== pepper ==
## mac
module mac(
input clk, 
input rstn, 
input vld_i, 
input [215:0] win, 
input [215:0] din,
output[ 20:0] acc_o, 
output        vld_o
);
wire[15:0] y00;
wire[15:0] y01;
wire[15:0] y02;
wire[15:0] y03;
wire[15:0] y04;
wire[15:0] y05;
wire[15:0] y06;
wire[15:0] y07;
wire[15:0] y08;
wire[15:0] y09;
wire[15:0] y10;
wire[15:0] y11;
wire[15:0] y12;
wire[15:0] y13;
wire[15:0] y14;
wire[15:0] y15;
wire[15:0] y16;
wire[15:0] y17;
wire[15:0] y18;
wire[15:0] y19;
wire[15:0] y20;
wire[15:0] y21;
wire[15:0] y22;
wire[15:0] y23;
wire[15:0] y24;
wire[15:0] y25;
wire[15:0] y26;
reg vld_i_d0, vld_i_d1, vld_i_d2, vld_i_d3, vld_i_d4;
mul u_mul_00(.clk(clk), .w(win[  7:  0]),.x(din[  7:  0]),.y(y00));
mul u_mul_01(.clk(clk), .w(win[ 15:  8]),.x(din[ 15:  8]),.y(y01));
mul u_mul_02(.clk(clk), .w(win[ 23: 16]),.x(din[ 23: 16]),.y(y02));
mul u_mul_03(.clk(clk), .w(win[ 31: 24]),.x(din[ 31: 24]),.y(y03));
mul u_mul_04(.clk(clk), .w(win[ 39: 32]),.x(din[ 39: 32]),.y(y04));
mul u_mul_05(.clk(clk), .w(win[ 47: 40]),.x(din[ 47: 40]),.y(y05));
mul u_mul_06(.clk(clk), .w(win[ 55: 48]),.x(din[ 55: 48]),.y(y06));
mul u_mul_07(.clk(clk), .w(win[ 63: 56]),.x(din[ 63: 56]),.y(y07));
mul u_mul_08(.clk(clk), .w(win[ 71: 64]),.x(din[ 71: 64]),.y(y08));
mul u_mul_09(.clk(clk), .w(win[ 79: 72]),.x(din[ 79: 72]),.y(y09));
mul u_mul_10(.clk(clk), .w(win[ 87: 80]),.x(din[ 87: 80]),.y(y10));
mul u_mul_11(.clk(clk), .w(win[ 95: 88]),.x(din[ 95: 88]),.y(y11));
mul u_mul_12(.clk(clk), .w(win[103: 96]),.x(din[103: 96]),.y(y12));
mul u_mul_13(.clk(clk), .w(win[111:104]),.x(din[111:104]),.y(y13));
mul u_mul_14(.clk(clk), .w(win[119:112]),.x(din[119:112]),.y(y14));
mul u_mul_15(.clk(clk), .w(win[127:120]),.x(din[127:120]),.y(y15));
mul u_mul_16(.clk(clk), .w(win[135:128]),.x(din[135:128]),.y(y16));
mul u_mul_17(.clk(clk), .w(win[143:136]),.x(din[143:136]),.y(y17));
mul u_mul_18(.clk(clk), .w(win[151:144]),.x(din[151:144]),.y(y18));
mul u_mul_19(.clk(clk), .w(win[159:152]),.x(din[159:152]),.y(y19));
mul u_mul_20(.clk(clk), .w(win[167:160]),.x(din[167:160]),.y(y20));
mul u_mul_21(.clk(clk), .w(win[175:168]),.x(din[175:168]),.y(y21));
mul u_mul_22(.clk(clk), .w(win[183:176]),.x(din[183:176]),.y(y22));
  ...
For scale: ~2,700 flip-flops, about 460 I/O pins.
export LEC_CHECK = 0
export CAP_MARGIN = 20
export CORE_MARGIN = 2
export CORE_UTILIZATION = 68
export SLEW_MARGIN = 20
create_clock -name core_clock -period 6.0 [get_ports {clk}]
run.sh (not shown) runs the stock make flow with config.mk's settings and CLKGATE_MAP_FILE=.
> inputs changed (pepper -> amber)
-- flow/config.mk --
<<< pepper, line 10
export CORE_UTILIZATION = 68
>>> amber, line 10
export CORE_UTILIZATION = 72
export PLACE_DENSITY_LB_ADDON = 0.01
==> flow/constraint.sdc <==
create_clock -name core_clock -period 4.29 [get_ports {clk}]
set_input_delay 0.8580 -clock core_clock [delete_from_list [all_inputs] [get_ports {clk}]]
set_output_delay 0.8580 -clock core_clock [all_outputs]
set_load 0.01 [all_outputs]
Results
pepper | status: complete | timing, DRC, antenna: pass. The flow completed for amber, but it is not clean: the layout still shows negative setup slack. Of pepper and amber, the run reporting the lower sequential share of layout area was amber. amber — number of vias per cell after detailed routing about 3.4% higher, pepper as reference. First-pass GRT wire length, pepper and amber: higher on amber. Number of clock-tree buffers in the layout shrinks by a few percent when moving from pepper to amber. Against pepper, amber reports a worst slew slack as a fraction of its limit that is higher.
Here is what was changed in the inputs of harbor compared with amber.
-- flow/config.mk --
<<< amber, line 11
export PLACE_DENSITY_LB_ADDON = 0.01
>>> harbor, line 11
export CTS_CLUSTER_SIZE = 14
export PLACE_DENSITY_LB_ADDON = 0.2
export SETUP_SLACK_MARGIN = 0.85
==> flow/constraint.sdc <==
create_clock -name core_clock -period 5.09 [get_ports {clk}]
set_input_delay 1.0180 -clock core_clock [delete_from_list [all_inputs] [get_ports {clk}]]
set_output_delay 1.0180 -clock core_clock [all_outputs]
set_load 0.01 [all_outputs]
==> results <==
amber had finished all stages when the layout checks came back failing, citing negative setup slack. Although it ran to completion, harbor produced a layout that fails the final checks because of negative setup slack. Changes observed in harbor relative to amber: wire length on met3 decreased about 26%; final wirelength moved down; initial antenna violation count saw a decrease; met2 usage in global routing went down 5.8 points; non-clock buffer count fell by 1,320. Destination of the critical timing path = u_mul_16.u_dsp.m_r[13]: amber; destination of the critical timing path = u_mul_03.u_dsp.m_r[14]: harbor. Against amber, harbor comes in 0.02 ns lower on largest stage delay on the critical path. harbor reports a lower first-pass GRT wire length than amber does. harbor vs. amber: timing-limited maximum frequency went up.
Here is what was changed in the inputs of violet compared with harbor.
-- flow/config.mk --
<<< harbor, line 8
>>> violet, line 8
export ABC_AREA = 1
<<< harbor, line 11
export CTS_CLUSTER_SIZE = 14
export PLACE_DENSITY_LB_ADDON = 0.2
export SETUP_SLACK_MARGIN = 0.85
>>> violet, line 12
export CTS_CLUSTER_DIAMETER = 201
export PLACE_DENSITY_LB_ADDON = 0.01
<<< harbor, line 15
>>> violet, line 15
export TNS_END_PERCENT = 5
==> flow/constraint.sdc <==
create_clock -name core_clock -period 4.29 [get_ports {clk}]
set_input_delay 0.8580 -clock core_clock [delete_from_list [all_inputs] [get_ports {clk}]]
set_output_delay 0.8580 -clock core_clock [all_outputs]
set_load 0.01 [all_outputs]
==> results <==
Largest net degree at the start of global routing: violet higher than harbor
Compared with harbor, violet shows a higher global-route met3 utilization.
violet finished all stages; however, its layout fails the closing checks, the failures being negative setup slack.
violet vs harbor, part of the Yosys area used for sequential elements went down by 1.7 points.
violet vs harbor, area growth from synthesis to layout went up by 3.9 points.
Lower final critical-path setup slack goes to violet over harbor.
On final critical delay including setup and external delays, the lower figure sits with harbor, not violet.
violet against harbor; gate count after technology mapping is up by more than 10%.


## run A
Starting RTL as in the previous note.
make LEC_CHECK=0 ABC_AREA=1 CAP_MARGIN=25 CELL_PAD_IN_SITES_DETAIL_PLACEMENT=2 CORE_MARGIN=6 CORE_UTILIZATION=52 GPL_ROUTABILITY_DRIVEN=0 GPL_TIMING_DRIVEN=0 HOLD_SLACK_MARGIN=0.23 MAX_ROUTING_LAYER=met5 MIN_ROUTING_LAYER=met2 PLACE_DENSITY_LB_ADDON=0.23 SETUP_SLACK_MARGIN=0.41 SLEW_MARGIN=20 finish   # period 5.35 ns
Run A: aborted in detailed placement (3_5_place_dp) (tool error)
What run B does differently from run A at the input level:
- a deleted ABC_AREA that had been 1
- a change of CORE_MARGIN from 6 to 2
- a change of CORE_UTILIZATION from 52 to 24
- a deleted CELL_PAD_IN_SITES_DETAIL_PLACEMENT that had been 2
- a deleted GPL_ROUTABILITY_DRIVEN that had been 0
- a deleted MIN_ROUTING_LAYER that had been met2
- a deleted MAX_ROUTING_LAYER that had been met5
- a deleted HOLD_SLACK_MARGIN that had been 0.23
- a deleted SETUP_SLACK_MARGIN that had been 0.41
- a deleted PLACE_DENSITY_LB_ADDON that had been 0.23
- a deleted GPL_TIMING_DRIVEN that had been 0
- a change of CAP_MARGIN from 25 to 20
- a change of the clock period (ns, I/O delays scaled along) from 5.35 to 5.52
--- outcome ---
Run B ran to completion and came out clean on the timing, DRC and antenna checks.
Re mean post-synth cell area: run B and run A aren't equal, and the higher value belongs to run B.
Run B against run A; count of instantiated cells in the yosys netlist is down by more than 10%.
Relative to run A, synthesized cell count has decreased by 20% in run B.
Compared run A against run B; mux share of post-synthesis cell area within noise.
Run B ended up with a higher site row count than run A did.
Taking run B as 1.0, run A lands at 0.72 on tally of unique sky130hd cells used after synthesis.
Delta (run B minus run A): area after synthesis fell by about 5%; share of synthesized cell area in and, or, nand and nor gates dropped 2.0 points.
## Diff of input files: run C against run B
- CORE_UTILIZATION now 62, was 24
- CTS_CLUSTER_SIZE now 95, previously not set
- the clock period (ns, I/O delays scaled along) now 4.23, was 5.52
[summary]
Run C completed end to end; final checks failed (negative setup slack). Compared with run B, in run C largest fanout on the critical path fell 3; maximum number of pins on one net before global-route repair lower. Diff run B -> run C: setup slack after layout lost 850 ps, total wire length after detailed routing dropped 28000 um. Cmp run C vs run B: post-layout minimum cycle time lower in run C.
Here is what was changed in the inputs of run D compared with run C.
- TNS_END_PERCENT: unset -> 10
- CORE_UTILIZATION: 62 -> 72
- CTS_CLUSTER_SIZE: 95 -> unset
- the clock period (ns, I/O delays scaled along): 4.23 -> 4.43
--- outcome ---
Going from run C to run D, total non-filler cell area in the finished layout -6900 um^2, post-CTS setup buffer count -about 80%, maximum operating frequency -3.0%, post-route core utilization +9.5 points. Run D vs run C — global placement routability congestion rose about 1.5%. Looking at path category of the worst min-delay check, the reg -> reg result is from run C; the in -> async one comes from run D. Run D finished all stages; however, its layout fails the closing checks, the failures being negative hold slack, negative setup slack.
